### flow/config.mk
export PLATFORM = sky130hd
export DESIGN_NAME = ALU
export DESIGN_NICKNAME = ALU
export VERILOG_FILES = /design/flow/design.v
export SDC_FILE = /design/flow/constraint.sdc
export NUM_CORES = 4
export LEC_CHECK = 0
export CAP_MARGIN = 10
export CORE_MARGIN = 2
export CORE_UTILIZATION = 72
export CTS_CLUSTER_DIAMETER = 25
export GPL_TIMING_DRIVEN = 1
export HOLD_SLACK_MARGIN = -0.1
export MAX_ROUTING_LAYER = met5
export PLACE_DENSITY = 0.64
export SETUP_SLACK_MARGIN = 3.25
export SLEW_MARGIN = 20
export TNS_END_PERCENT = 80
### flow/constraint.sdc
create_clock -name core_clock -period 11.7 [get_ports {Clk}]
set_input_delay 2.3400 -clock core_clock [delete_from_list [all_inputs] [get_ports {Clk}]]
set_output_delay 2.3400 -clock core_clock [all_outputs]
set_load 0.01 [all_outputs]
### flow/design.v
module ALU (
    input Clk,
    input Reset,
    input [7:0] operand_A, operand_B,
    input [3:0] Sel,
    output [7:0] Out,
    output [3:0] Flag);
    reg [7:0] Result;
    reg [3:0] FlagCpy;
    reg [7:0] nResult;
    reg [3:0] nFlag;
    reg [8:0] extendResult;
    reg [15:0] extendResult1;
    assign Out = Result;
    assign Flag = FlagCpy;
    always @(*)
    begin
        nResult = Result;
        nFlag = FlagCpy;
        extendResult = 9'd0;
        extendResult1 = 16'd0;
        case(Sel)
            4'h0:
                begin
                    extendResult = operand_A + operand_B;
                    if(extendResult >> 8 == 1)
                        nFlag = nFlag | 4'b0010;
                    else
                        nResult = extendResult[7:0];
                end
            4'h1:
                begin
                    if(operand_A < operand_B)
                        nFlag = nFlag | 4'b1000;
                    else
                        nResult = operand_A - operand_B;
                end
            4'h2:
                begin
                    extendResult1 = operand_A * operand_B;
                    if(extendResult1 >> 8 != 0)
                        nFlag = nFlag | 4'b0100;
                    else
                        nResult = operand_A * operand_B;
                    if(nResult == 0)
                        nFlag = nFlag | 4'b0001;
                end
            4'h3:
                begin
                    if(operand_A < operand_B)
                        nFlag = nFlag | 4'b1000;
                    else if(operand_B == 0)
                        nResult = 8'hFF;
                    else
                        nResult = operand_A / operand_B;
                    if(nResult == 0)
                        nFlag = nFlag | 4'b0001;
                end
            4'h4:
                begin
                extendResult1 = operand_A << operand_B;
                if(operand_B > 8 || (operand_A==1&&operand_B==8))
                    nFlag = nFlag | 4'b0010;
                else
                    begin
                    extendResult1 = operand_A << operand_B;
                    if(extendResult1 << 8 != 0)
                        nFlag = nFlag | 4'b0010;
                    else
                        nResult = operand_A << operand_B;
                    end
                if(nResult == 0)
                    nFlag = nFlag | 4'b0001;
                end
            4'h5:
                begin
                nResult = operand_A >> operand_B;
                if(nResult == 0)
                    nFlag = nFlag | 4'b0001;
                if(operand_B > 8 || (operand_B == 8 && operand_A==1) || (operand_B==7&&(operand_A == 2 || operand_A==3)) || operand_B==6&&(operand_A<=7&&operand_A>=4) || operand_B==5&&(operand_A<=15&&operand_A>=8) || operand_B==4&&(operand_A<=31&&operand_A>=16))
                    nFlag = nFlag | 4'b1000;
                end
            4'h6:
                begin
                nResult = operand_A & operand_B;
                if(nResult == 0)
                    nFlag = nFlag | 1;
                end
            4'h7:
                begin
                nResult = operand_A | operand_B;
                if(nResult == 0)
                    nFlag = nFlag | 1;
                end
            4'h8:
                begin
                nResult = operand_A ^ operand_B;
                if(nResult == 0)
                    nFlag = nFlag | 1;
                end
            4'h9:
                begin
                nResult = ~(operand_A ^ operand_B);
                if(nResult == 0)
                    nFlag = nFlag | 1;
                end
            4'hA:
                begin
                nResult = ~(operand_A & operand_B);
                if(nResult == 0)
                    nFlag = nFlag | 1;
                end
            4'hB:
                begin
                nResult = ~(operand_A | operand_B);
                if(nResult == 0)
                    nFlag = nFlag | 1;
                end
            default:
                nResult = 8'h00;
        endcase
    end
    always @(posedge Clk, posedge Reset)
    begin
        if(Reset) begin
            Result <= 8'h00;
            FlagCpy <= 4'b0000;
        end else begin
            Result <= nResult;
            FlagCpy <= nFlag;
        end
    end
endmodule
### flow/run.sh
#!/bin/bash
# the make line also repeats each setting of config.mk as NAME=value (left out here)
make -C /OpenROAD-flow-scripts/flow DESIGN_CONFIG=/design/flow/config.mk WORK_HOME=/design/flow/orfs CLKGATE_MAP_FILE= finish
==> summary.txt, run 1 <==
run results: status=did not finish, Yosys reg bits=12, post-synthesis async set-or-reset flop share=100%, GP Congestion=1.14, grt total ovfl=250, Commonest flop=dfrtp_1, yosys stat chip area=6590 sq um, total CTS buffers=3, Die H=99.6 um, Root Driver=clkbuf_8, Detailed Place HPWL=18900 um, Row Count=34, # IOs=34, Synth Area in Simple Gates=22.5%, Max-area cell share=19.0%, YS warnings=1, total core area=8810 sq um, Err=[ERROR GRT-0232] Routing congestion too high. Check the congestion heatmap in the GUI., Stopped at=global routing, Die W=99.6 um, Post-Syn Nets=1041, distinct cell type count of the synthesized netlist=87, Adder-Cell Fraction of Synth Area=30.6%, Mapped Area=6590 sq um, Post-Synth AOI/OAI Area=25.3%, Post-synth top cells=nor2_1 (115), ha_1 (100), inv_1 (81), nand2_1 (56), a21oi_1 (53), DIE AREA=9930 sq um, Post-synth EDFFs=0, Top logic family=adder cells, mux frac, synth=5.61%, ys cells=881, sequential share of the synthesized area=4.56%, Total GRT Usage=87.0%, CTS sink cnt=12, area leader, netlist=ha_1, FP Util=74.8%, xor/xnor share=3.46%, largest cells by area after synthesis=ha_1 (19%), fa_1 (12%), nor2_1 (6.6%), H-tree depth=1, Clock Tree Buf Depth=2, gate count after technology mapping=881, Post-Syn Area per Cell=7.47 sq um, tally of buffers added on design ports=33, hold_buf cts=0, dominant cell by count in the synthesized netlist=nor2_1
[layer usage]
layer,track usage (%),GRT overflow
met5,48.2,3
met2,103,123
met1,83.7,7
met4,91.4,103
met3,73.2,14
[metrics by stage]
stage	std cells	setup TNS, ns	total power (W)	cell area [sq um]	worst slack (ns)
after floorplan	881	-1.15	0.000514	6860	-0.658
after global placement	1055	-1.40	0.000653	7660	-0.760
after detailed placement	1055	-2.97	0.000696	7660	-1.37
after CTS	1088	-0.723	0.000773	8120	-0.365
[repair_timing]
action	4_1_cts
buffers inserted	29
gates resized	71
endpoints found under the hold margin	0
pin swaps	49
endpoints found under the setup margin	6
==> run 2, diff against run 1 <==
- ABC_AREA: default -> 1
- CAP_MARGIN: 10 -> 20
- CTS_CLUSTER_DIAMETER: 25 -> 205
- CTS_CLUSTER_SIZE: default -> 98
- GPL_TIMING_DRIVEN: 1 -> default
- HOLD_SLACK_MARGIN: -0.1 -> default
- MAX_ROUTING_LAYER: met5 -> default
- PLACE_DENSITY: 0.64 -> 0.39
- SETUP_SLACK_MARGIN: 3.25 -> 2.39
- TNS_END_PERCENT: 80 -> 10
- clock period: 11.7 -> 12.3 ns (I/O delays scaled with it)
==> run 2 against run 1 <==
The flow again stops in global routing. Area after synthesis grew 8.6%. Synthesized cell count grew 34%. Die area grew 8.3%.
==> summary.txt, run 2 <==
run results: status=did not finish, Stopped at=global routing, Err=[ERROR GRT-0232] Routing congestion too high. Check the congestion heatmap in the GUI., Synth Area in Simple Gates=33.7% (+11 points), Post-Syn Nets=1338 (+29%), largest cells by area after synthesis=ha_1 (17%), nand2_1 (16%), inv_1 (12%), Clock Tree Buf Depth=2 (unchanged), total CTS buffers=3 (unchanged), Total GRT Usage=79.3%, Post-Syn Area per Cell=6.07 sq um (-19%), GP Congestion=1.14 (-0.67%), Post-synth EDFFs=0 (unchanged), FP Util=73.5% (-1.2 points), DIE AREA=10700 sq um (+8.3%), Yosys reg bits=12 (unchanged), ys cells=1178 (+34%), grt total ovfl=109, Root Driver=clkbuf_8, Top logic family=simple AND/OR/NAND/NOR gates, Detailed Place HPWL=18500 um (-2.0%), Adder-Cell Fraction of Synth Area=28.1% (-2.4 points), sequential share of the synthesized area=4.20% (-0.36 points), Commonest flop=dfrtp_1, H-tree depth=1 (unchanged), Die W=104 um (+4.1%), mux frac, synth=0% (-5.6 points), Mapped Area=7150 sq um (+8.6%), CTS sink cnt=12 (unchanged), Post-Synth AOI/OAI Area=16.3% (-9.0 points), # IOs=34 (unchanged), xor/xnor share=2.94% (-0.52 points), post-synthesis async set-or-reset flop share=100% (unchanged), total core area=9730 sq um (+10%), tally of buffers added on design ports=33 (unchanged), Max-area cell share=17.5% (-1.5 points), Die H=104 um (+4.1%), distinct cell type count of the synthesized netlist=53 (-39%), Post-synth top cells=nand2_1 (313), inv_1 (225), ha_1 (100), nor2_1 (82), nand3_1 (80), dominant cell by count in the synthesized netlist=nand2_1, area leader, netlist=ha_1, YS warnings=1 (unchanged), cell area after placement=7650 sq um (-0.18%), Row Count=36 (+5.9%), gate count after technology mapping=1178 (+34%), hold_buf cts=0 (unchanged), yosys stat chip area=7150 sq um (+8.6%)
## run 2: timing repair
item | in CTS
cloned | 2
endpoints found under the setup margin | 3
resized | 104
setup buffers | 37
hold endpoints to repair | 0
pin swaps | 55
## run 2: metal layers
metal	GRT overflow	global-route usage, %
met5	1	38.1
met4	55	79.2
met3	2	64.9
met2	51	94.2
met1	0	79.4
## run 2: per-stage QoR
step	worst slack, ns	power, W	instances	utilization [%]
3_5_place_dp	-0.158	0.000683	1327	78.6
2_1_floorplan	1.62	0.000529	1178	-
4_1_cts	1.36	0.000763	1369	85.1
3_3_place_gp	0.391	0.000666	1327	78.6
==> run 3, diff against run 2 <==
- ABC_AREA: 1 -> 0
- CAP_MARGIN: 20 -> 15
- CORE_ASPECT_RATIO: default -> 1.51
- CORE_MARGIN: 2 -> 7
- CORE_UTILIZATION: 72 -> 36
- CTS_CLUSTER_DIAMETER: 205 -> 112
- CTS_CLUSTER_SIZE: 98 -> default
- GPL_ROUTABILITY_DRIVEN: default -> 0
- MAX_ROUTING_LAYER: default -> met5
- PLACE_DENSITY: 0.39 -> default
- PLACE_DENSITY_LB_ADDON: default -> 0.3
- SETUP_SLACK_MARGIN: 2.39 -> -0.52
- TNS_END_PERCENT: 10 -> 50
- clock period: 12.3 -> 7.61 ns (I/O delays scaled with it)
==> run 3 against run 2 <==
Now fails the layout checks on negative setup slack. Area after synthesis shrank 8.0%. Die area is 110% higher. Synthesized cell count fell by 25%.
==> summary.txt, run 3 <==
run metrics: Syn-to-layout area delta=31.2%, Root Driver=clkbuf_16, total core area=17900 sq um (+84%), Detailed Routing Iterations Pass 1=6, mux frac, synth=5.61% (+5.6 points), worst path bufs/invs=3, WP data arrival=11.37 ns, DR WL/cell=19.9 um, fin area=8640 sq um, RSZ-0062 raised after global routing=true, antenna diode count=0, Worst Path Max Fanout=8, slew of the pin with the lowest slew margin=0.924 ns, Adder-Cell Fraction of Synth Area=30.6% (+2.4 points), Detailed Place HPWL=19200 um (+3.8%), Post-Synth AOI/OAI Area=25.3% (+9.0 points), total CTS buffers=3 (unchanged), final slew viol count=0, Die W=124 um (+20%), post-route ant nets=0, CTS tree=yes, Row Count=60 (+67%), final hold viol count=0, Total Routed Length=24500 um, logic area=6230 sq um, Commonest flop=dfrtp_1, DRC=0, period utilization=148%, Mapped Area=6590 sq um (-8.0%), r2r startpoint=Result[5], total of max-cap violations=0, critical path depth=47, Flop pwr share=6.5%, post-synthesis async set-or-reset flop share=100% (unchanged), critical path capture point type=flop, area leader, netlist=ha_1, final worst slack=-3.64 ns, FF+latch area=300 sq um, sequential share of the synthesized area=4.56% (+0.36 points), Tightest Hold Check Type=reg2reg, clock-net power=0.000107 W, highest-power group=combinational cells, SO Faults=negative setup slack, routed vias/inst=5.98, Post-synth top cells=nor2_1 (115), ha_1 (100), inv_1 (81), nand2_1 (56), a21oi_1 (53), minimum clock period after layout=11.25 ns, Synth Area in Simple Gates=22.5% (-11 points), Leak=3.86 nW, yosys stat chip area=6590 sq um (-8.0%), Die H=180 um (+74%), grt total ovfl=0, Top logic family=adder cells, CP required=7.72 ns, initial antenna violation count=0, Post-Syn Area per Cell=7.47 sq um (+23%), xor/xnor share=3.46% (+0.52 points), tool warnings=50, reg2reg path depth=5, CP top delay family=AND-OR/OR-AND gates, Critical Path Most Common Cell=o21a_1, internal reg-to-reg setup slack=6.06 ns, Clock Tree Buf Depth=2 (unchanged), hold_sp=FlagCpy[2], kind of critical path=in2reg, Reg-to-Reg End=FlagCpy[0], tally of buffers added on design ports=33 (unchanged), dominant cell by count in the synthesized netlist=nor2_1, Clk pwr share=8.3%, Worst Hold Depth=1, NetSw=0.000629 W, global-route wire length before repair=38300 um, Worst Setup EP=Result[0], Iteration-0 DRC Markers=555, vias in the first global route=7397, clock-pin transition on the worst setup and hold timing paths=0.04 ns, Int Power=0.000660 W, status=failed layout checks, PwrDens=149 nW/um^2, worst hold slack=0.452 ns, max_slew headroom=37.9%, Critical Path Source Type=input port, Crit. Startpoint=operand_B[6], nets@finish=1177, worst clock skew=0.000418 ns, Fin Setup TNS=-11.40 ns, DIE AREA=22400 sq um (+110%), hold_buf cts=0 (unchanged), Clk Latency, worst-skew pair=0.24 ns, distinct cell type count of the synthesized netlist=87 (+64%), via count=7372, FP Util=36.9% (-37 points), ys cells=881 (-25%), final-layout fill cell count=1788, Post-Syn Nets=1041 (-22%), Crit-path slowest cell=or4b_4, YS warnings=1 (unchanged), pin count of the biggest net entering global routing=34, Max Freq=88.9 MHz, H-tree depth=1 (unchanged), Comb pwr share=85.2%, Worst Hold End=FlagCpy[2], Finish-stage setup viols=4, Max-area cell share=19.0% (+1.5 points), Yosys reg bits=12 (unchanged), gate count after technology mapping=881 (-25%), # IOs=34 (unchanged), slowest cell delay on critical path=0.55 ns, CTS sink cnt=12 (unchanged), largest cells by area after synthesis=ha_1 (19%), fa_1 (12%), nor2_1 (6.6%), Total GRT Usage=21.3%, Post-synth EDFFs=0 (unchanged), switching share of power=48.8%, sequential cell power=0.0000842 W, cell area after placement=8020 sq um (+4.8%), Comb power=0.00110 W, worst vdd rail ir drop=72.5 uV
[run 3: repair_timing]
| action | in CTS | in global routing |
|---|---|---|
| endpoints found under the setup margin | 4 | 4 |
| resized | 51 | 24 |
| pin swaps | 49 | 36 |
| buffers inserted | 27 | 13 |
[run 3: per-stage QoR]
step / utilization [%] / power, W / setup WS [ns] / std cells
after floorplan: - / 0.000791 / -3.93 / 881
after global placement: 44.9 / 0.00110 / -4.24 / 1193
after detailed placement: 44.9 / 0.00111 / -4.55 / 1193
after CTS: 47.1 / 0.00125 / -3.58 / 1223
after global routing: 48.3 / 0.00140 / -4.04 / 1233
final: 48.3 / 0.00129 / -3.64 / 1233
[run 3: final cells by class]
cell class	count	area share, %
Sequential cell	12	3.48
Inverter	90	3.95
Clock buffer	4	1.03
Tap cell	217	3.14
Multi-Input combinational cell	734	72.1
Timing Repair Buffer	176	16.3
[run 3: layer usage]
| metal | GRT usage [%] | part of all wire (%) | up-vias |
|---|---|---|---|
| met3 | 2.29 | 6.0 | 111 |
| met5 | 0 | 0 | - |
| met2 | 38.0 | 51 | 334 |
| met4 | 12.3 | 6.6 | 0 |
| met1 | 23.7 | 37 | 3484 |
| li1 | - | - | 3443 |
==> run 4, diff against run 3 <==
- CAP_MARGIN: 15 -> 20
- CORE_ASPECT_RATIO: 1.51 -> 0.74
- CORE_MARGIN: 7 -> 2
- CORE_UTILIZATION: 36 -> 72
- CTS_CLUSTER_DIAMETER: 112 -> 175
- CTS_CLUSTER_SIZE: default -> 96
- GPL_ROUTABILITY_DRIVEN: 0 -> default
- MAX_ROUTING_LAYER: met5 -> default
- PLACE_DENSITY_LB_ADDON: 0.3 -> default
- SETUP_SLACK_MARGIN: -0.52 -> -0.69
- TNS_END_PERCENT: 50 -> 5
- clock period: 7.61 -> 7.44 ns (I/O delays scaled with it)
==> run 4 against run 3 <==
Area after synthesis stayed put. The run now fails in global routing. Die area fell by 56%. Synthesized cell count stayed put.
==> summary.txt, run 4 <==
run results: status=did not finish, Stopped at=global routing, Err=[ERROR GRT-0116] Global routing finished with congestion. Check the congestion regions in the DRC Viewer., total CTS buffers=3 (unchanged), Yosys reg bits=12 (unchanged), Post-Synth AOI/OAI Area=25.3% (unchanged), hold_buf cts=0 (unchanged), GP Congestion=1.17, tally of buffers added on design ports=33 (unchanged), Post-Syn Nets=1041 (unchanged), Root Driver=clkbuf_16, largest cells by area after synthesis=ha_1 (19%), fa_1 (12%), nor2_1 (6.6%), YS warnings=1 (unchanged), Top logic family=adder cells, ys cells=881 (unchanged), Commonest flop=dfrtp_1, Post-Syn Area per Cell=7.47 sq um (unchanged), Adder-Cell Fraction of Synth Area=30.6% (unchanged), xor/xnor share=3.46% (unchanged), dominant cell by count in the synthesized netlist=nor2_1, Max-area cell share=19.0% (unchanged), gate count after technology mapping=881 (unchanged), Mapped Area=6590 sq um (unchanged), Die H=86.3 um (-52%), CTS sink cnt=12 (unchanged), FP Util=75.3% (+38 points), Total GRT Usage=76.6%, Detailed Place HPWL=19600 um (+2.1%), Post-synth top cells=nor2_1 (115), ha_1 (100), inv_1 (81), nand2_1 (56), a21oi_1 (53), Synth Area in Simple Gates=22.5% (unchanged), grt total ovfl=5, DIE AREA=9940 sq um (-56%), total core area=8740 sq um (-51%), Clock Tree Buf Depth=2 (unchanged), Row Count=29 (-52%), mux frac, synth=5.61% (unchanged), distinct cell type count of the synthesized netlist=87 (unchanged), area leader, netlist=ha_1, yosys stat chip area=6590 sq um (unchanged), H-tree depth=1 (unchanged), sequential share of the synthesized area=4.56% (unchanged), Die W=115 um (-7.2%), placed cell count=1097 (-8.0%), Post-synth EDFFs=0 (unchanged), # IOs=34 (unchanged), post-synthesis async set-or-reset flop share=100% (unchanged)
run 4: metrics by stage:
| stage | setup TNS (ns) | hold slack (ns) | setup WS (ns) | utilization, % | instance area (sq um) |
|---|---|---|---|---|---|
| 4_1_cts | -12.25 | 0.469 | -3.91 | 94.9 | 8300 |
| 2_1_floorplan | -12.77 | 0.501 | -4.07 | - | 6860 |
| 3_3_place_gp | -14.73 | 0.443 | -4.37 | 90.1 | 7880 |
| 3_5_place_dp | -17.41 | 0.460 | -5.05 | 90.1 | 7880 |
run 4: timing repair:
item	CTS
setup buffers	26
pin swaps	40
setup endpoints to repair	4
gates resized	58
run 4: layer usage:
metal	global-route usage, %	GRT overflow
met5	31.3	0
met4	74.3	3
met3	63.4	0
met2	91.8	2
met1	77.3	0
==> run 5, diff against run 4 <==
- ABC_AREA: 0 -> default
- CELL_PAD_IN_SITES_GLOBAL_PLACEMENT: default -> 3
- CORE_ASPECT_RATIO: 0.74 -> 1.21
- CORE_UTILIZATION: 72 -> 40
- CTS_CLUSTER_DIAMETER: 175 -> default
- CTS_CLUSTER_SIZE: 96 -> default
- SETUP_SLACK_MARGIN: -0.69 -> default
- TNS_END_PERCENT: 5 -> 15
- clock period: 7.44 -> 13.5 ns (I/O delays scaled with it)
==> run 5 against run 4 <==
Now clean on timing, DRC and antenna. Die area grew 76%. Synthesized cell count unchanged. Area after synthesis did not move.
==> summary.txt, run 5 <==
run metrics: status=finished clean, CP required=13.65 ns, largest cells by area after synthesis=ha_1 (19%), fa_1 (12%), nor2_1 (6.6%), PwrDens=85.5 nW/um^2, Flop pwr share=7.3%, distinct cell type count of the synthesized netlist=87 (unchanged), DRC=0, Synth Area in Simple Gates=22.5% (unchanged), Clk pwr share=9.2%, switching share of power=51.3%, Total Routed Length=25600 um, total core area=16100 sq um (+84%), Post-synth EDFFs=0 (unchanged), sequential cell power=0.0000488 W, slowest cell delay on critical path=0.54 ns, Clock Tree Buf Depth=2 (unchanged), worst vdd rail ir drop=77.2 uV, slew of the pin with the lowest slew margin=0.943 ns, yosys stat chip area=6590 sq um (unchanged), Post-Synth AOI/OAI Area=25.3% (unchanged), xor/xnor share=3.46% (unchanged), Die H=145 um (+68%), DR WL/cell=22.2 um, CP top delay family=AND-OR/OR-AND gates, post-route ant nets=0, Critical Path Source Type=input port, Comb power=0.000557 W, Clk Latency, worst-skew pair=0.24 ns, M2 GR Usage=50.1%, Leak=3.44 nW, NetSw=0.000342 W, Crit. Startpoint=operand_B[5], pin count of the biggest net entering global routing=33, worst clock skew=0.000448 ns, GR Util met3=2.87%, Yosys reg bits=12 (unchanged), Detailed Place HPWL=19900 um (+1.5%), r2r startpoint=Result[1], kind of critical path=in2reg, worst path bufs/invs=6, Adder-Cell Fraction of Synth Area=30.6% (unchanged), DIE AREA=17500 sq um (+76%), tool warnings=49, H-tree depth=1 (unchanged), Commonest flop=dfrtp_1, most crowded layer after global routing=met2, tally of buffers added on design ports=33 (unchanged), Finish-stage setup viols=0, gate count after technology mapping=881 (unchanged), Worst Path Max Fanout=5, Mapped Area=6590 sq um (unchanged), CTS sink cnt=12 (unchanged), Setup WS pre-CTS=-0.559 ns (+4.49 ns), Tightest Hold Check Type=reg2reg, clock-net power=0.0000611 W, vias in the first global route=7215, final hold viol count=0, initial antenna violation count=0, max_slew headroom=36.6%, critical path depth=49, global-route wire length before repair=40300 um, Worst Hold Depth=1, ys cells=881 (unchanged), Top logic family=adder cells, clock-pin transition on the worst setup and hold timing paths=0.04 ns, Iteration-0 DRC Markers=511, Post-Syn Area per Cell=7.47 sq um (unchanged), WP data arrival=13.19 ns, Die W=121 um (+4.7%), Critical Path Most Common Cell=ha_1, via count=7106, Post-synth top cells=nor2_1 (115), ha_1 (100), inv_1 (81), nand2_1 (56), a21oi_1 (53), total of max-cap violations=0, routed vias/inst=6.18, minimum clock period after layout=13.04 ns, critical path capture point type=flop, GRT met1 Usage=36.1%, Worst Setup EP=FlagCpy[0], highest-power group=combinational cells, final slew viol count=0, antenna diode count=0, Crit-path slowest cell=or4b_4, final-layout fill cell count=1658, Comb pwr share=83.5%, GP Congestion=0.938 (-20%), final worst slack=0.457 ns, Row Count=51 (+76%), dominant cell by count in the synthesized netlist=nor2_1, area leader, netlist=ha_1, period utilization=96.6%, mux frac, synth=5.61% (unchanged), hold_sp=FlagCpy[2], total CTS buffers=3 (unchanged), CTS tree=yes, Detailed Routing Iterations Pass 1=5, Max-area cell share=19.0% (unchanged), Total GRT Usage=28.9%, # IOs=34 (unchanged), Non-Filler Instances=1150, FP Util=41.0% (-34 points), Root Driver=clkbuf_16, reg2reg path depth=5, Max Freq=76.7 MHz, internal reg-to-reg setup slack=11.81 ns, Reg-to-Reg End=Result[1], Syn-to-layout area delta=18.5%, Worst Hold End=FlagCpy[2], grt total ovfl=0, post-synthesis async set-or-reset flop share=100% (unchanged), nets@finish=1099, YS warnings=1 (unchanged), placed cell count=1137 (+3.6%), Post-Syn Nets=1041 (unchanged), Int Power=0.000325 W, sequential share of the synthesized area=4.56% (unchanged)
==> run 5: final cells by class <==
cell class | count | area, sq um | area share [%]
Multi-Input combinational cell | 734 | 5980 | 76.6
Timing Repair Buffer | 98 | 827 | 10.6
Inverter | 90 | 342 | 4.38
Sequential cell | 12 | 300 | 3.85
Tap cell | 212 | 265 | 3.40
Clock buffer | 4 | 88.8 | 1.14
==> run 5: what timing repair did <==
item | in CTS | in global routing
endpoints found under the setup margin | 2 | 2
hold buffers | 0 | 0
gates resized | 6 | 37
pin swaps | 3 | 27
buffers inserted | 3 | 6
==> run 5: layer usage <==
metal,part of all wire (%),vias to the layer above
met5,0,-
met4,5.1,0
met3,4.6,77
met2,49,244
met1,42,3495
li1,-,3290
==> run 5: metrics by stage <==
step | setup TNS (ns) | hold slack, ns | power (W) | util, % | area [sq um]
after detailed placement | -1.10 | 0.454 | 0.000574 | 46.2 | 7430
after CTS | 0 | 0.464 | 0.000642 | 47.0 | 7560
final | 0 | 0.458 | 0.000667 | 48.5 | 7800
after global routing | -0.0630 | 0.481 | 0.000730 | 48.5 | 7800
after floorplan | 0 | 0.501 | 0.000429 | - | 6610
after global placement | -0.136 | 0.448 | 0.000566 | 46.2 | 7430
==> run 6, diff against run 5 <==
- ABC_AREA: default -> 1
- CELL_PAD_IN_SITES_GLOBAL_PLACEMENT: 3 -> default
- CORE_ASPECT_RATIO: 1.21 -> default
- CORE_UTILIZATION: 40 -> 72
- CTS_CLUSTER_SIZE: default -> 99
- PLACE_DENSITY: default -> 0.41
- TNS_END_PERCENT: 15 -> 5
- clock period: 13.5 -> 9.21 ns (I/O delays scaled with it)
==> run 6 against run 5 <==
Die area decreased by 39%. Area after synthesis is 8.6% higher. Synthesized cell count grew 34%. The flow now stops in global routing.
==> summary.txt, run 6 <==
run results: largest cells by area after synthesis=ha_1 (17%), nand2_1 (16%), inv_1 (12%), hold_buf cts=0 (unchanged), Commonest flop=dfrtp_1, Post-synth top cells=nand2_1 (313), inv_1 (225), ha_1 (100), nor2_1 (82), nand3_1 (80), Root Driver=clkbuf_8, Total GRT Usage=91.3%, cell area after placement=8170 sq um (+10%), YS warnings=1 (unchanged), GP Congestion=1.12 (+20%), Die W=104 um (-14%), Err=[ERROR GRT-0232] Routing congestion too high. Check the congestion heatmap in the GUI., grt total ovfl=317, Post-Syn Area per Cell=6.07 sq um (-19%), Setup WS pre-CTS=-2.13 ns (-1.57 ns), distinct cell type count of the synthesized netlist=53 (-39%), # IOs=34 (unchanged), Mapped Area=7150 sq um (+8.6%), Clock Tree Buf Depth=2 (unchanged), total core area=9730 sq um (-39%), gate count after technology mapping=1178 (+34%), Row Count=36 (-29%), area leader, netlist=ha_1, CTS sink cnt=12 (unchanged), Stopped at=global routing, mux frac, synth=0% (-5.6 points), sequential share of the synthesized area=4.20% (-0.36 points), FP Util=73.5% (+33 points), H-tree depth=1 (unchanged), Yosys reg bits=12 (unchanged), post-synthesis async set-or-reset flop share=100% (unchanged), Post-Syn Nets=1338 (+29%), yosys stat chip area=7150 sq um (+8.6%), Top logic family=simple AND/OR/NAND/NOR gates, tally of buffers added on design ports=33 (unchanged), Post-synth EDFFs=0 (unchanged), Adder-Cell Fraction of Synth Area=28.1% (-2.4 points), Synth Area in Simple Gates=33.7% (+11 points), Detailed Place HPWL=18600 um (-6.4%), ys cells=1178 (+34%), Die H=104 um (-29%), status=did not finish, xor/xnor share=2.94% (-0.52 points), total CTS buffers=3 (unchanged), Post-Synth AOI/OAI Area=16.3% (-9.0 points), dominant cell by count in the synthesized netlist=nand2_1, DIE AREA=10700 sq um (-39%), Max-area cell share=17.5% (-1.5 points)
## run 6: routing by layer
layer  GRT overflow  global-route usage [%]
met5              1                    55.7
met4             90                    98.7
met3              9                    78.1
met2            209                     107
met1              8                    86.7
## run 6: repair_timing
action,4_1_cts
buffers inserted,28
gates cloned,2
resized,106
setup endpoints to repair,3
pin swaps,65
## run 6: per-stage QoR
| stage | instances | hold WS (ns) |
|---|---|---|
| after detailed placement | 1397 | 0.456 |
| after floorplan | 1178 | 0.508 |
| after CTS | 1431 | 0.472 |
| after global placement | 1397 | 0.457 |
==> run 7, diff against run 6 <==
- ABC_AREA: 1 -> default
- CORE_MARGIN: 2 -> 5
- CORE_UTILIZATION: 72 -> 22
- CTS_CLUSTER_DIAMETER: default -> 219
- CTS_CLUSTER_SIZE: 99 -> 33
- GPL_TIMING_DRIVEN: default -> 0
- PLACE_DENSITY: 0.41 -> default
- SLEW_MARGIN: 20 -> 10
- TNS_END_PERCENT: 5 -> 25
- clock period: 9.21 -> 21.9 ns (I/O delays scaled with it)
==> run 7 against run 6 <==
The run now finishes clean. Area after synthesis is 8.0% lower. Synthesized cell count is 25% lower. Die area went up to 3.1 times the previous value.
==> summary.txt, run 7 <==
run metrics: slowest cell delay on critical path=0.82 ns, Row Count=63 (+75%), xor/xnor share=3.46% (+0.52 points), Fin Setup TNS=0 ns, Met3 Wirelength=2400 um, RSZ-0062 raised after global routing=false, critical path capture point type=flop, Worst Hold Depth=1, Worst Setup EP=Result[0], Post-synth top cells=nor2_1 (115), ha_1 (100), inv_1 (81), nand2_1 (56), a21oi_1 (53), vias in the first global route=6564, Worst Path Max Fanout=14, Setup Buffers After CTS=0 (-100%), PwrDens=50.8 nW/um^2, Max Freq=51.5 MHz, post-synthesis async set-or-reset flop share=100% (unchanged), Total Routed Length=23600 um, # IOs=34 (unchanged), distinct cell type count of the synthesized netlist=87 (+64%), Die H=183 um (+77%), dominant cell by count in the synthesized netlist=nor2_1, Top logic family=adder cells, period utilization=88.6%, total CTS buffers=3 (unchanged), WL met2=10200 um, CP top delay family=AND-OR/OR-AND gates, yosys stat chip area=6590 sq um (-8.0%), Commonest flop=dfrtp_1, Total GRT Usage=13.4%, minimum clock period after layout=19.40 ns, DIE AREA=33500 sq um (+210%), Reg-to-Reg End=Result[0], Flop pwr share=7.6%, CTS sink cnt=12 (unchanged), switching share of power=52.3%, pin count of the biggest net entering global routing=19, YS warnings=1 (unchanged), status=finished clean, Crit. Startpoint=operand_B[0], Crit-path slowest cell=a2111oi_0, Post-synth EDFFs=0 (unchanged), NetSw=0.000199 W, CTS tree=yes, worst clock skew=0.000126 ns, Comb power=0.000320 W, Detailed Routing Iterations Pass 1=5, Mapped Area=6590 sq um (-8.0%), H-tree depth=1 (unchanged), internal reg-to-reg setup slack=20.34 ns, Leak=3.16 nW, gate count after technology mapping=881 (-25%), DRC=0, max_slew headroom=25.2%, Root Driver=clkbuf_16, CP required=22.01 ns, DR WL/cell=18.1 um, Adder-Cell Fraction of Synth Area=30.6% (+2.4 points), overall power=0.000380 W, final hold viol count=0, r2r startpoint=Result[0], Critical Path Source Type=input port, post-route ant nets=0, Clk pwr share=8.2%, worst path bufs/invs=8, worst vdd rail ir drop=28.3 uV, Comb pwr share=84.2%, antenna diode count=0, slew of the pin with the lowest slew margin=1.12 ns, initial antenna violation count=0, grt total ovfl=0, Synth Area in Simple Gates=22.5% (-11 points), hold_sp=FlagCpy[2], clock-pin transition on the worst setup and hold timing paths=0.04 ns, via count=6928, global-route wire length before repair=36700 um, nets@finish=1080, Post-Route M1 WL=10400 um, total core area=29600 sq um (+200%), Clock Tree Buf Depth=2 (unchanged), sequential cell power=0.0000291 W, tool warnings=47, Post-Syn Area per Cell=7.47 sq um (+23%), tally of buffers added on design ports=32 (-3.0%), Worst Hold End=FlagCpy[2], Iteration-0 DRC Markers=897, highest-power group=combinational cells, FP Util=22.3% (-51 points), number of gates resized after cts=0 (-100%), Die W=183 um (+77%), Yosys reg bits=12 (unchanged), kind of critical path=in2reg, Setup WS pre-CTS=2.57 ns (+4.69 ns), Post-Synth AOI/OAI Area=25.3% (+9.0 points), Critical Path Most Common Cell=ha_1, Detailed Place HPWL=19000 um (+2.1%), routed vias/inst=5.30, Post-Syn Nets=1041 (-22%), mux frac, synth=5.61% (+5.6 points), Int Power=0.000182 W, highest routed metal layer=met4, Max-area cell share=19.0% (+1.5 points), final-layout fill cell count=3223, GP Congestion=0.982 (-13%), final worst slack=2.50 ns, area leader, netlist=ha_1, sequential share of the synthesized area=4.56% (+0.36 points), clock-net power=0.0000311 W, hold_buf cts=0 (unchanged), Tightest Hold Check Type=reg2reg, reg2reg path depth=5, total of max-cap violations=0, Clk Latency, worst-skew pair=0.23 ns, largest cells by area after synthesis=ha_1 (19%), fa_1 (12%), nor2_1 (6.6%), Syn-to-layout area delta=13.7%, final slew viol count=0, Finish-stage setup viols=0, critical path depth=53, WP data arrival=19.52 ns, ys cells=881 (-25%)
[run 7: area by class of cell]
class	count	area [sq um]	share of cell area, %
Timing Repair Buffer	34	337	4.50
Clock buffer	3	75.1	1.00
Buffer	45	190	2.54
Multi-Input combinational cell	734	5760	76.9
Inverter	90	338	4.51
Tap cell	390	488	6.52
Sequential cell	12	300	4.01
[run 7: per-layer routing]
layer,up-vias,track usage [%]
li1,3251,-
met1,3266,19.5
met2,360,20.8
met3,51,2.24
met4,0,3.40
met5,-,0
[run 7: metrics by stage]
step                      hold slack [ns]  util, %  cell area [sq um]  cells
after floorplan                     0.501        -               6590    881
after global placement              0.451     25.0               7390   1303
after detailed placement            0.452     25.0               7390   1303
after CTS                           0.462     25.3               7470   1306
after global routing                0.467     25.3               7480   1308
final                               0.455     25.3               7480   1308
==> run 8, diff against run 7 <==
- ABC_AREA: default -> 0
- CAP_MARGIN: 20 -> 35
- CORE_MARGIN: 5 -> 2
- CORE_UTILIZATION: 22 -> 65
- CTS_CLUSTER_DIAMETER: 219 -> default
- CTS_CLUSTER_SIZE: 33 -> default
- GPL_TIMING_DRIVEN: 0 -> default
- SETUP_SLACK_MARGIN: default -> 2.99
- SLEW_MARGIN: 10 -> 20
- TNS_END_PERCENT: 25 -> default
- clock period: 21.9 -> 10.0 ns (I/O delays scaled with it)
==> run 8 against run 7 <==
The flow now stops in global routing. Die area decreased by 67%. Area after synthesis unchanged. Synthesized cell count unchanged.
==> summary.txt, run 8 <==
run results: Mapped Area=6590 sq um (unchanged), Synth Area in Simple Gates=22.5% (unchanged), Post-synth EDFFs=0 (unchanged), Die W=105 um (-43%), Total GRT Usage=70.8%, grt total ovfl=12, status=did not finish, mux frac, synth=5.61% (unchanged), Commonest flop=dfrtp_1, Clock Tree Buf Depth=2 (unchanged), hold_buf cts=0 (unchanged), GP Congestion=1.03 (+5.2%), Post-Syn Nets=1041 (unchanged), Post-synth top cells=nor2_1 (115), ha_1 (100), inv_1 (81), nand2_1 (56), a21oi_1 (53), sequential share of the synthesized area=4.56% (unchanged), total CTS buffers=3 (unchanged), tally of buffers added on design ports=33 (+3.1%), Row Count=36 (-43%), # IOs=34 (unchanged), distinct cell type count of the synthesized netlist=87 (unchanged), Err=[ERROR GRT-0116] Global routing finished with congestion. Check the congestion regions in the DRC Viewer., Detailed Place HPWL=19200 um (+1.3%), FP Util=67.1% (+45 points), Top logic family=adder cells, H-tree depth=1 (unchanged), area leader, netlist=ha_1, Max-area cell share=19.0% (unchanged), gate count after technology mapping=881 (unchanged), Setup WS pre-CTS=-2.78 ns (-5.35 ns), DIE AREA=11000 sq um (-67%), dominant cell by count in the synthesized netlist=nor2_1, Stopped at=global routing, cell area after placement=7750 sq um (+4.9%), post-synthesis async set-or-reset flop share=100% (unchanged), YS warnings=1 (unchanged), CTS sink cnt=12 (unchanged), yosys stat chip area=6590 sq um (unchanged), largest cells by area after synthesis=ha_1 (19%), fa_1 (12%), nor2_1 (6.6%), Adder-Cell Fraction of Synth Area=30.6% (unchanged), Root Driver=clkbuf_8, total core area=9820 sq um (-67%), Post-Synth AOI/OAI Area=25.3% (unchanged), ys cells=881 (unchanged), Post-Syn Area per Cell=7.47 sq um (unchanged), xor/xnor share=3.46% (unchanged), Yosys reg bits=12 (unchanged), Die H=105 um (-43%)
==> run 8: routing by layer <==
| metal | overflow | track usage (%) |
|---|---|---|
| met5 | 0 | 28.6 |
| met4 | 8 | 75.4 |
| met1 | 0 | 67.5 |
| met3 | 0 | 55.5 |
| met2 | 4 | 88.3 |
==> run 8: stage by stage <==
step | TNS, ns | cells | hold slack (ns)
after CTS | -4.11 | 1174 | 0.487
after floorplan | -4.86 | 881 | 0.501
after detailed placement | -7.61 | 1086 | 0.474
after global placement | -5.59 | 1084 | 0.453
==> run 8: timing repair <==
action / 4_1_cts
setup endpoints to repair: 10
gates cloned: 2
pin swaps: 67
resized: 178
endpoints found under the hold margin: 0
buffers inserted: 82
==> run 9, diff against run 8 <==
- ABC_AREA: 0 -> default
- CAP_MARGIN: 35 -> 20
- CORE_UTILIZATION: 65 -> 57
- SETUP_SLACK_MARGIN: 2.99 -> 1.25
- clock period: 10.0 -> 8.25 ns (I/O delays scaled with it)
==> run 9 against run 8 <==
The layout now fails its checks (negative setup slack). Die area increased by 13%. Area after synthesis is the same. Synthesized cell count did not move.
==> summary.txt, run 9 <==
run metrics: status=failed layout checks, SO Faults=negative setup slack, ys cells=881 (unchanged), Max Freq=83.3 MHz, nets@finish=1195, max_slew headroom=28.8%, CP top delay family=AND-OR/OR-AND gates, Post-Syn Area per Cell=7.47 sq um (unchanged), overall power=0.00136 W, FP Util=57.9% (-9.1 points), GR Util met3=6.86%, # IOs=34 (unchanged), Total GRT Usage=42.2%, worst vdd rail ir drop=338 uV, antenna diode count=0, total of max-cap violations=0, slew of the pin with the lowest slew margin=1.06 ns, internal reg-to-reg setup slack=6.59 ns, Flop pwr share=6.0%, Commonest flop=dfrtp_1, Comb power=0.00118 W, critical path depth=51, M2 GR Usage=71.0%, area leader, netlist=ha_1, Synth Area in Simple Gates=22.5% (unchanged), worst clock skew=0.00447 ns, Clock Tree Buf Depth=2 (unchanged), Worst Path Max Fanout=7, Crit-path slowest cell=or4b_4, Mapped Area=6590 sq um (unchanged), global-route wire length before repair=42100 um, hold_sp=FlagCpy[3], gate count after technology mapping=881 (unchanged), switching share of power=50.3%, dominant cell by count in the synthesized netlist=nor2_1, clock-net power=0.000102 W, Die H=111 um (+6.5%), DIE AREA=12400 sq um (+13%), highest-power group=combinational cells, Post-Synth AOI/OAI Area=25.3% (unchanged), Clk Latency, worst-skew pair=0.25 ns, tool warnings=52, reg2reg path depth=5, kind of critical path=in2reg, final hold viol count=0, logic area=6370 sq um, post-synthesis async set-or-reset flop share=100% (unchanged), sequential cell power=0.0000814 W, Die W=111 um (+6.5%), CTS sink cnt=12 (unchanged), H-tree depth=1 (unchanged), period utilization=145%, DR WL/cell=25.4 um, worst path bufs/invs=5, yosys stat chip area=6590 sq um (unchanged), Root Driver=clkbuf_16, Worst Hold Depth=1, RSZ-0062 raised after global routing=true, Detailed Routing Iterations Pass 1=12, pin count of the biggest net entering global routing=33, Adder-Cell Fraction of Synth Area=30.6% (unchanged), final worst slack=-3.75 ns, Post-synth top cells=nor2_1 (115), ha_1 (100), inv_1 (81), nand2_1 (56), a21oi_1 (53), minimum clock period after layout=12.00 ns, Clk pwr share=7.5%, DRC=0, Critical Path Source Type=input port, WP data arrival=12.14 ns, post-route ant nets=0, grt total ovfl=0, via count=8378, YS warnings=1 (unchanged), initial antenna violation count=0, FF+latch area=300 sq um, Post-synth EDFFs=0 (unchanged), Setup WS pre-CTS=-4.11 ns (-1.33 ns), Int Power=0.000675 W, hold_buf cts=0 (unchanged), Max-area cell share=19.0% (unchanged), CTS tree=yes, total CTS buffers=3 (unchanged), r2r startpoint=Result[1], NetSw=0.000684 W, final-layout fill cell count=705, largest cells by area after synthesis=ha_1 (19%), fa_1 (12%), nor2_1 (6.6%), Worst Hold End=FlagCpy[3], Syn-to-layout area delta=36.2%, Row Count=39 (+8.3%), most crowded layer after global routing=met2, GRT met1 Usage=53.0%, Detailed Place HPWL=18900 um (-1.9%), sequential share of the synthesized area=4.56% (unchanged), Iteration-0 DRC Markers=1400, Comb pwr share=86.5%, tally of buffers added on design ports=33 (unchanged), Yosys reg bits=12 (unchanged), CP required=8.38 ns, Top logic family=adder cells, routed vias/inst=7.12, Crit. Startpoint=operand_B[7], Worst Setup EP=FlagCpy[0], Total Routed Length=29900 um, final slew viol count=0, clock-pin transition on the worst setup and hold timing paths=0.05 ns, GP Congestion=0.996 (-3.6%), Reg-to-Reg End=Result[1], xor/xnor share=3.46% (unchanged), slowest cell delay on critical path=0.54 ns, Tightest Hold Check Type=reg2reg, Leak=4.04 nW, Post-Syn Nets=1041 (unchanged), Critical Path Most Common Cell=ha_1, critical path capture point type=flop, total core area=11400 sq um (+16%), PwrDens=152 nW/um^2, mux frac, synth=5.61% (unchanged), distinct cell type count of the synthesized netlist=87 (unchanged), Finish-stage setup viols=4, vias in the first global route=7844
==> run 9: per-stage QoR <==
step	setup TNS, ns	instances	utilization (%)	hold slack [ns]	area (sq um)
after detailed placement	-12.85	1108	69.0	0.484	7840
after global routing	-12.44	1177	78.9	0.514	8970
after CTS	-9.33	1146	73.7	0.497	8380
final	-11.24	1177	78.9	0.499	8970
after floorplan	-10.05	881	-	0.501	6860
after global placement	-11.01	1108	69.0	0.467	7840
==> run 9: what timing repair did <==
item / 4_1_cts / 5_1_grt
resized: 72 / 99
setup endpoints to repair: 10 / 9
setup buffers: 34 / 30
pin swaps: 48 / 41
gates cloned: 0 / 1
==> run 9: routing by layer <==
layer / vias up / wire (um) / share of wire, %
li1: 3485 / - / -
met1: 3790 / 9950 / 33
met2: 796 / 13000 / 44
met3: 307 / 3970 / 13
met4: 0 / 2950 / 9.9
met5: - / 0 / 0
==> run 9: area by class of cell <==
cell class	instances	area share [%]
timing repair buffer	194	18.5
multi-input combinational	734	71.0
tap	143	2.00
clock buffer	4	0.991
inverter	90	4.10
sequential	12	3.35
==> run 10, diff against run 9 <==
- ABC_AREA: default -> 0
- CORE_ASPECT_RATIO: default -> 0.74
- CORE_UTILIZATION: 57 -> 72
- CTS_CLUSTER_DIAMETER: default -> 175
- CTS_CLUSTER_SIZE: default -> 96
- SETUP_SLACK_MARGIN: 1.25 -> -0.42
- TNS_END_PERCENT: default -> 5
- clock period: 8.25 -> 7.42 ns (I/O delays scaled with it)
==> run 10 against run 9 <==
The run now fails in global routing. Area after synthesis is the same. Die area shrank 20%. Synthesized cell count is the same.
==> summary.txt, run 10 <==
run results: status=did not finish, Stopped at=global routing, Err=[ERROR GRT-0116] Global routing finished with congestion. Check the congestion regions in the DRC Viewer., hold_buf cts=0 (unchanged), Setup WS pre-CTS=-4.97 ns (-0.866 ns), area leader, netlist=ha_1, Synth Area in Simple Gates=22.5% (unchanged), Total GRT Usage=77.8%, Max-area cell share=19.0% (unchanged), Post-Syn Area per Cell=7.47 sq um (unchanged), cell area after placement=7880 sq um (+0.56%), total core area=8740 sq um (-23%), Die H=86.3 um (-23%), distinct cell type count of the synthesized netlist=87 (unchanged), Post-Synth AOI/OAI Area=25.3% (unchanged), grt total ovfl=4, ys cells=881 (unchanged), H-tree depth=1 (unchanged), Root Driver=clkbuf_16, xor/xnor share=3.46% (unchanged), dominant cell by count in the synthesized netlist=nor2_1, Post-Syn Nets=1041 (unchanged), largest cells by area after synthesis=ha_1 (19%), fa_1 (12%), nor2_1 (6.6%), Commonest flop=dfrtp_1, mux frac, synth=5.61% (unchanged), Detailed Place HPWL=19700 um (+4.3%), Top logic family=adder cells, Clock Tree Buf Depth=2 (unchanged), DIE AREA=9940 sq um (-20%), tally of buffers added on design ports=33 (unchanged), Post-synth top cells=nor2_1 (115), ha_1 (100), inv_1 (81), nand2_1 (56), a21oi_1 (53), # IOs=34 (unchanged), post-synthesis async set-or-reset flop share=100% (unchanged), yosys stat chip area=6590 sq um (unchanged), Adder-Cell Fraction of Synth Area=30.6% (unchanged), Row Count=29 (-26%), Post-synth EDFFs=0 (unchanged), Yosys reg bits=12 (unchanged), YS warnings=1 (unchanged), total CTS buffers=3 (unchanged), GP Congestion=1.17 (+18%), FP Util=75.3% (+17 points), Die W=115 um (+3.3%), CTS sink cnt=12 (unchanged), gate count after technology mapping=881 (unchanged), Mapped Area=6590 sq um (unchanged), sequential share of the synthesized area=4.56% (unchanged)
run 10: routing by layer:
metal / overflow / track usage (%)
met1: 0 / 79.4
met2: 3 / 91.6
met3: 1 / 65.9
met4: 0 / 73.1
met5: 0 / 35.4
run 10: timing repair:
item                       CTS
cloned                       1
buffers inserted            41
resized                     53
pin swaps                   39
setup endpoints to repair    5
run 10: metrics by stage:
stage               setup TNS, ns  cells
floorplan                  -12.85    881
global placement           -14.79   1098
detailed placement         -17.34   1098
CTS                        -12.37   1143
==> run 11, diff against run 10 <==
- ABC_AREA: 0 -> default
- CAP_MARGIN: 20 -> 0
- CORE_ASPECT_RATIO: 0.74 -> default
- CTS_CLUSTER_DIAMETER: 175 -> default
- CTS_CLUSTER_SIZE: 96 -> default
- GPL_TIMING_DRIVEN: default -> 1
- MAX_ROUTING_LAYER: default -> met4
- SETUP_SLACK_MARGIN: -0.42 -> 0.47
- TNS_END_PERCENT: 5 -> 80
- clock period: 7.42 -> 8.86 ns (I/O delays scaled with it)
==> run 11 against run 10 <==
Area after synthesis did not move. Synthesized cell count did not move. Die area barely moved. The run again fails in global routing.
==> summary.txt, run 11 <==
run results: grt total ovfl=173, Err=[ERROR GRT-0232] Routing congestion too high. Check the congestion heatmap in the GUI., Row Count=34 (+17%), DIE AREA=9930 sq um (about the same), FP Util=74.8% (-0.52 points), Post-Synth AOI/OAI Area=25.3% (unchanged), Max-area cell share=19.0% (unchanged), Root Driver=clkbuf_8, Post-synth top cells=nor2_1 (115), ha_1 (100), inv_1 (81), nand2_1 (56), a21oi_1 (53), total CTS buffers=3 (unchanged), Stopped at=global routing, area leader, netlist=ha_1, Post-Syn Nets=1041 (unchanged), Clock Tree Buf Depth=2 (unchanged), Detailed Place HPWL=18600 um (-5.3%), Adder-Cell Fraction of Synth Area=30.6% (unchanged), Die W=99.6 um (-13%), yosys stat chip area=6590 sq um (unchanged), Synth Area in Simple Gates=22.5% (unchanged), Die H=99.6 um (+15%), # IOs=34 (unchanged), GP Congestion=1.12 (-4.7%), Post-Syn Area per Cell=7.47 sq um (unchanged), CTS sink cnt=12 (unchanged), gate count after technology mapping=881 (unchanged), YS warnings=1 (unchanged), dominant cell by count in the synthesized netlist=nor2_1, distinct cell type count of the synthesized netlist=87 (unchanged), post-synthesis async set-or-reset flop share=100% (unchanged), Top logic family=adder cells, xor/xnor share=3.46% (unchanged), Post-synth EDFFs=0 (unchanged), Commonest flop=dfrtp_1, tally of buffers added on design ports=33 (unchanged), Yosys reg bits=12 (unchanged), sequential share of the synthesized area=4.56% (unchanged), mux frac, synth=5.61% (unchanged), status=did not finish, Total GRT Usage=86.7%, largest cells by area after synthesis=ha_1 (19%), fa_1 (12%), nor2_1 (6.6%), cell area after placement=7770 sq um (-1.4%), H-tree depth=1 (unchanged), total core area=8810 sq um (+0.70%), ys cells=881 (unchanged), hold_buf cts=0 (unchanged), Mapped Area=6590 sq um (unchanged)
## run 11: timing repair
action	CTS
setup endpoints to repair	4
pin swaps	43
gates resized	51
buffers inserted	21
## run 11: through the flow
step	instances	hold slack, ns	setup TNS, ns	worst slack (ns)
3_5_place_dp	1070	0.455	-10.62	-3.52
3_3_place_gp	1070	0.449	-8.58	-2.94
2_1_floorplan	881	0.501	-8.11	-2.93
4_1_cts	1095	0.470	-7.71	-2.76
## run 11: per-layer routing
| layer | GRT usage, % | GRT overflow |
|---|---|---|
| met1 | 82.4 | 8 |
| met4 | 91.6 | 70 |
| met2 | 99.9 | 81 |
| met5 | - | - |
| met3 | 72.3 | 14 |
==> run 12, diff against run 11 <==
- ABC_AREA: default -> 0
- CAP_MARGIN: 0 -> 20
- CORE_ASPECT_RATIO: default -> 0.74
- CTS_CLUSTER_DIAMETER: default -> 175
- CTS_CLUSTER_SIZE: default -> 96
- GPL_TIMING_DRIVEN: 1 -> default
- MAX_ROUTING_LAYER: met4 -> default
- SETUP_SLACK_MARGIN: 0.47 -> 1.84
- TNS_END_PERCENT: 80 -> 5
- clock period: 8.86 -> 7.48 ns (I/O delays scaled with it)
==> run 12 against run 11 <==
The flow again stops in global routing. Area after synthesis stayed put. Synthesized cell count stayed put. Die area hardly changed.
==> summary.txt, run 12 <==
run results: total core area=8740 sq um (-0.70%), Post-Syn Area per Cell=7.47 sq um (unchanged), cell area after placement=7840 sq um (+0.84%), area leader, netlist=ha_1, FP Util=75.3% (+0.52 points), Clock Tree Buf Depth=2 (unchanged), post-synthesis async set-or-reset flop share=100% (unchanged), grt total ovfl=34, Post-Synth AOI/OAI Area=25.3% (unchanged), YS warnings=1 (unchanged), Row Count=29 (-15%), yosys stat chip area=6590 sq um (unchanged), Die W=115 um (+16%), Mapped Area=6590 sq um (unchanged), Detailed Place HPWL=19600 um (+5.4%), Post-Syn Nets=1041 (unchanged), Adder-Cell Fraction of Synth Area=30.6% (unchanged), hold_buf cts=0 (unchanged), Synth Area in Simple Gates=22.5% (unchanged), Yosys reg bits=12 (unchanged), ys cells=881 (unchanged), dominant cell by count in the synthesized netlist=nor2_1, placed cell count=1092 (+2.1%), total CTS buffers=3 (unchanged), Post-synth EDFFs=0 (unchanged), Max-area cell share=19.0% (unchanged), largest cells by area after synthesis=ha_1 (19%), fa_1 (12%), nor2_1 (6.6%), Stopped at=global routing, # IOs=34 (unchanged), tally of buffers added on design ports=33 (unchanged), sequential share of the synthesized area=4.56% (unchanged), DIE AREA=9940 sq um (about the same), status=did not finish, Root Driver=clkbuf_16, GP Congestion=1.12 (about the same), Top logic family=adder cells, mux frac, synth=5.61% (unchanged), gate count after technology mapping=881 (unchanged), xor/xnor share=3.46% (unchanged), Post-synth top cells=nor2_1 (115), ha_1 (100), inv_1 (81), nand2_1 (56), a21oi_1 (53), H-tree depth=1 (unchanged), Commonest flop=dfrtp_1, Total GRT Usage=80.3%, Die H=86.3 um (-13%), CTS sink cnt=12 (unchanged), Err=[ERROR GRT-0116] Global routing finished with congestion. Check the congestion regions in the DRC Viewer., distinct cell type count of the synthesized netlist=87 (unchanged)
## run 12: timing repair
| item | in CTS |
|---|---|
| endpoints found under the setup margin | 10 |
| setup buffers | 24 |
| resized | 93 |
| pin swaps | 46 |
## run 12: per-stage QoR
step | setup TNS (ns) | setup slack, ns | power (W)
4_1_cts | -12.63 | -4.01 | 0.00126
3_5_place_dp | -17.28 | -5.10 | 0.00111
3_3_place_gp | -14.42 | -4.32 | 0.00104
2_1_floorplan | -12.61 | -4.04 | 0.000804
## run 12: layer usage
layer,GRT overflow,GRT usage (%)
met4,13,80.2
met3,2,67.0
met2,18,94.9
met5,1,44.1
met1,0,79.8
==> run 13, diff against run 12 <==
- ABC_AREA: 0 -> 1
- CORE_ASPECT_RATIO: 0.74 -> default
- CORE_UTILIZATION: 72 -> 58
- CTS_CLUSTER_DIAMETER: 175 -> default
- CTS_CLUSTER_SIZE: 96 -> default
- PLACE_DENSITY_LB_ADDON: default -> 0.06
- SETUP_SLACK_MARGIN: 1.84 -> 2.17
- TNS_END_PERCENT: 5 -> default
- clock period: 7.48 -> 7.38 ns (I/O delays scaled with it)
==> run 13 against run 12 <==
The layout now fails its checks (negative setup slack). Area after synthesis grew 8.6%. Die area grew 33%. Synthesized cell count grew 34%.
==> summary.txt, run 13 <==
run metrics: Syn-to-layout area delta=34.7%, Top logic family=simple AND/OR/NAND/NOR gates, Row Count=40 (+38%), Detailed Place HPWL=19300 um (-1.9%), Comb power=0.00159 W, PwrDens=184 nW/um^2, YS warnings=1 (unchanged), CTS sink cnt=12 (unchanged), overall power=0.00178 W, Int Power=0.000794 W, final cell utilization of the core=80.2%, internal reg-to-reg setup slack=5.91 ns, Commonest flop=dfrtp_1, H-tree depth=1 (unchanged), worst clock skew=0.00183 ns, WP data arrival=11.14 ns, Worst Setup EP=FlagCpy[0], Max-area cell share=17.5% (-1.5 points), pin count of the biggest net entering global routing=30, DRC=0, clock-net power=0.0000954 W, largest cells by area after synthesis=ha_1 (17%), nand2_1 (16%), inv_1 (12%), Post-Route M1 WL=11200 um, r2r startpoint=Result[4], yosys stat chip area=7150 sq um (+8.6%), post-synthesis async set-or-reset flop share=100% (unchanged), WL met2=13400 um, via count=9154, antenna diode count=0, xor/xnor share=2.94% (-0.52 points), Leak=5.16 nW, Total GRT Usage=39.7%, Tightest Hold Check Type=reg2reg, period utilization=149%, worst path bufs/invs=9, critical path depth=66, Reg-to-Reg End=FlagCpy[0], kind of critical path=in2reg, Clk pwr share=5.4%, slowest cell delay on critical path=0.33 ns, Met3 Wirelength=3240 um, Critical Path Source Type=input port, Finish-stage setup viols=4, cell area after placement=8450 sq um (+7.8%), final hold viol count=0, Max Freq=91.2 MHz, Synth Area in Simple Gates=33.7% (+11 points), Adder-Cell Fraction of Synth Area=28.1% (-2.4 points), sequential cell power=0.0000910 W, Worst Hold Depth=1, RSZ-0062 raised after global routing=true, final worst slack=-3.59 ns, highest-power group=combinational cells, Post-Syn Nets=1338 (+29%), Iteration-0 DRC Markers=1404, GP Congestion=1.02 (-8.6%), SO Faults=negative setup slack, Detailed Routing Iterations Pass 1=9, Mapped Area=7150 sq um (+8.6%), Post-synth EDFFs=0 (unchanged), distinct cell type count of the synthesized netlist=53 (-39%), tool warnings=50, FP Util=59.6% (-16 points), Non-Filler Instances=1485, nets@finish=1500, minimum clock period after layout=10.97 ns, Root Driver=clkbuf_16, Clk Latency, worst-skew pair=0.24 ns, hold_buf cts=0 (unchanged), placed cell count=1423 (+30%), final-layout fill cell count=822, area leader, netlist=ha_1, grt total ovfl=0, routed vias/inst=6.16, Post-Synth AOI/OAI Area=16.3% (-9.0 points), switching share of power=55.3%, Flop pwr share=5.1%, sequential share of the synthesized area=4.20% (-0.36 points), Post-Syn Area per Cell=6.07 sq um (-19%), ys cells=1178 (+34%), CP required=7.55 ns, highest routed metal layer=met4, reg2reg path depth=11, global-route wire length before repair=41800 um, Worst Hold End=FlagCpy[1], Yosys reg bits=12 (unchanged), vias in the first global route=8311, Setup WS pre-CTS=-3.29 ns (+1.81 ns), worst vdd rail ir drop=149 uV, hold_sp=FlagCpy[1], Clock Tree Buf Depth=2 (unchanged), dominant cell by count in the synthesized netlist=nand2_1, max_slew headroom=26.7%, gate count after technology mapping=1178 (+34%), fin area=9640 sq um, tally of buffers added on design ports=33 (unchanged), Total Routed Length=29900 um, slew of the pin with the lowest slew margin=1.09 ns, initial antenna violation count=0, final slew viol count=0, Die W=115 um (about the same), total CTS buffers=3 (unchanged), # IOs=34 (unchanged), post-route ant nets=0, total core area=12000 sq um (+37%), NetSw=0.000983 W, Die H=115 um (+33%), Crit. Startpoint=operand_B[2], DR WL/cell=20.1 um, CP top delay family=AND-OR/OR-AND gates, critical path capture point type=flop, Worst Path Max Fanout=7, total of max-cap violations=0, clock-pin transition on the worst setup and hold timing paths=0.04 ns, Crit-path slowest cell=o21ai_1, CTS tree=yes, status=failed layout checks, Critical Path Most Common Cell=nand2_1, Post-synth top cells=nand2_1 (313), inv_1 (225), ha_1 (100), nor2_1 (82), nand3_1 (80), mux frac, synth=0% (-5.6 points), DIE AREA=13200 sq um (+33%), Comb pwr share=89.5%
run 13: through the flow:
step	hold WS [ns]	TNS, ns
finish	0.461	-11.32
global route	0.480	-12.04
CTS	0.468	-6.28
detailed placement	0.458	-9.97
global placement	0.456	-8.69
floorplan	0.508	-5.50
run 13: per-layer routing:
layer  global-route usage [%]  vias to the layer above
li1                         -                     4134
met1                     49.8                     4144
met2                     67.0                      684
met3                     5.48                      192
met4                     19.3                        0
met5                        0                        -
run 13: final cells by class:
| class | instances | area (sq um) | area share, % |
|---|---|---|---|
| repair buffers | 189 | 1600 | 16.6 |
| clock buffers | 3 | 75.1 | 0.779 |
| well taps | 147 | 184 | 1.91 |
| flip-flops and latches | 12 | 300 | 3.12 |
| repair inverters | 2 | 15.0 | 0.156 |
| inverters | 231 | 890 | 9.23 |
| multi-input cells | 901 | 6570 | 68.2 |
run 13: repair_timing:
item | 4_1_cts | 5_1_grt
resized | 170 | 87
cloned | 2 | 0
setup buffers | 38 | 19
setup endpoints to repair | 10 | 10
pin swaps | 85 | 84
==> run 14, diff against run 13 <==
- ABC_AREA: 1 -> default
- CELL_PAD_IN_SITES_DETAIL_PLACEMENT: default -> 2
- CORE_ASPECT_RATIO: default -> 0.55
- CORE_MARGIN: 2 -> 9
- CORE_UTILIZATION: 58 -> 20
- GPL_TIMING_DRIVEN: default -> 1
- MIN_ROUTING_LAYER: default -> met1
- PLACE_DENSITY_LB_ADDON: 0.06 -> 0.2
- SETUP_SLACK_MARGIN: 2.17 -> default
- TNS_END_PERCENT: default -> 30
- clock period: 7.38 -> 14.1 ns (I/O delays scaled with it)
==> run 14 against run 13 <==
Sequential share of layout area rose by 0.70 points. Final cell count shrank 9.6%. Critical path type unchanged. The run now finishes clean. Area after synthesis shrank 8.0%. Largest cell class unchanged. Clock power down 39%. Non-clock buffer count decreased by 111. Clock skew grew 0.0043 ns.
==> summary.txt, run 14 <==
run metrics: status=finished clean, Max-area cell share=19.0% (+1.5 points), Flop pwr share=7.1% (+2.0 points), PwrDens=85.7 nW/um^2 (-54%), grt total ovfl=0 (unchanged), DIE AREA=40100 sq um (+200%), final-layout fill cell count=3728 (+350%), worst clock skew=0.00608 ns (+0.00425 ns), # IOs=34 (unchanged), mux frac, synth=5.61% (+5.6 points), NetSw=0.000369 W (-62%), Post-synth top cells=nor2_1 (115), ha_1 (100), inv_1 (81), nand2_1 (56), a21oi_1 (53), Post-Synth AOI/OAI Area=25.3% (+9.0 points), H-tree depth=1 (unchanged), highest-power group=combinational cells, minimum clock period after layout=13.46 ns, pin count of the biggest net entering global routing=34 (+13%), DR WL/cell=23.8 um (+18%), gate count after technology mapping=881 (-25%), Commonest flop=dfrtp_1, fin area=7860 sq um (-18%), antenna diode count=0 (unchanged), initial antenna violation count=0 (unchanged), largest cells by area after synthesis=ha_1 (19%), fa_1 (12%), nor2_1 (6.6%), internal reg-to-reg setup slack=12.37 ns (+6.46 ns), WP data arrival=13.58 ns (+2.44 ns), slew of the pin with the lowest slew margin=1.17 ns (+0.0848 ns), cell area after placement=7550 sq um (-11%), Mapped Area=6590 sq um (-8.0%), Crit. Startpoint=operand_A[7], worst path bufs/invs=2 (-7), tool warnings=47 (-6.0%), final cell utilization of the core=24.6% (-56 points), Int Power=0.000304 W (-62%), hold_sp=FlagCpy[2], Setup WS pre-CTS=-0.490 ns (+2.80 ns), overall power=0.000673 W (-62%), nets@finish=1079 (-28%), area leader, netlist=ha_1, final slew viol count=0 (unchanged), Worst Path Max Fanout=6 (-1), Total Routed Length=32000 um (+6.9%), vias in the first global route=7392 (-11%), Synth Area in Simple Gates=22.5% (-11 points), Iteration-0 DRC Markers=494 (-65%), Top logic family=adder cells, FP Util=20.6% (-39 points), placed cell count=1332 (-6.4%), Clk Latency, worst-skew pair=0.24 ns (about the same), Critical Path Source Type=input port, xor/xnor share=3.46% (+0.52 points), Crit-path slowest cell=clkdlybuf4s50_1, post-route ant nets=0 (unchanged), global-route wire length before repair=48200 um (+15%), Die W=263 um (+130%), CP top delay family=AND-OR/OR-AND gates, Clock Tree Buf Depth=2 (unchanged), critical path depth=47 (-29%), Finish-stage setup viols=0 (-4), dominant cell by count in the synthesized netlist=nor2_1, Detailed Routing Iterations Pass 1=5 (-4), clock-net power=0.0000578 W (-39%), r2r startpoint=Result[4], yosys stat chip area=6590 sq um (-8.0%), tally of buffers added on design ports=33 (unchanged), Reg-to-Reg End=FlagCpy[0], FF+latch area=300 sq um (unchanged), Comb pwr share=84.3% (-5.2 points), CTS sink cnt=12 (unchanged), Leak=3.33 nW (-35%), kind of critical path=in2reg, Max Freq=74.3 MHz, Worst Setup EP=Result[0], DRC=0 (unchanged), sequential cell power=0.0000480 W (-47%), final worst slack=0.642 ns (+4.23 ns), CP required=14.22 ns (+6.67 ns), Post-Syn Nets=1041 (-22%), logic area=5930 sq um (-9.8%), Die H=153 um (+33%), Yosys reg bits=12 (unchanged), post-synthesis async set-or-reset flop share=100% (unchanged), final hold viol count=0 (unchanged), Total GRT Usage=15.3% (-24 points), Post-synth EDFFs=0 (unchanged), Adder-Cell Fraction of Synth Area=30.6% (+2.4 points), total core area=31900 sq um (+170%), Non-Filler Instances=1343 (-9.6%), Worst Hold Depth=1 (unchanged), worst vdd rail ir drop=39.2 uV (-74%), clock-pin transition on the worst setup and hold timing paths=0.05 ns (about the same), GP Congestion=0.943 (-7.8%), period utilization=95.4% (-53 points), Comb power=0.000567 W (-64%), Critical Path Most Common Cell=ha_1, total CTS buffers=3 (unchanged), Root Driver=clkbuf_16, Clk pwr share=8.6% (+3.2 points), total of max-cap violations=0 (unchanged), Worst Hold End=FlagCpy[2], reg2reg path depth=5 (-6), sequential share of the synthesized area=4.56% (+0.36 points), switching share of power=54.8% (-0.53 points), CTS tree=yes, Row Count=48 (+20%), max_slew headroom=20.9% (-5.8 points), ys cells=881 (-25%), Post-Syn Area per Cell=7.47 sq um (+23%), routed vias/inst=5.30 (-14%), via count=7114 (-22%), distinct cell type count of the synthesized netlist=87 (+64%), Tightest Hold Check Type=reg2reg, Syn-to-layout area delta=19.4%, YS warnings=1 (unchanged), critical path capture point type=flop, Detailed Place HPWL=26000 um (+35%), slowest cell delay on critical path=0.54 ns (+0.21 ns)
run 14: layer usage:
metal | track usage, % | vias to the layer above | wire (um)
met4 | 1.51 | 0 | 234
met2 | 19.2 | 234 | 11300
li1 | - | 3253 | -
met1 | 24.0 | 3609 | 17200
met3 | 5.54 | 18 | 3220
met5 | 0 | - | 0
run 14: cell type report:
class	instances	share of cell area, %
multi-input combinational	734	75.4
inverter	90	4.30
tap	425	6.77
sequential	12	3.82
clock buffer	4	1.13
timing repair buffer	78	8.56
run 14: metrics by stage:
step	TNS, ns	hold WS (ns)
3_5_place_dp	-0.851	0.479
3_3_place_gp	-0.0202	0.454
2_1_floorplan	0	0.501
6_report	0	0.470
4_1_cts	0	0.490
5_1_grt	-0.0984	0.504
run 14: repair_timing:
action | CTS | global route
hold buffers | 0 | 0
resized | 5 | 29
pin swaps | 0 | 12
setup endpoints to repair | 2 | 2
gates cloned | 0 | 0
buffers inserted | 0 | 7
Power figures rest on the tool's default switching activity, not on a simulated workload.
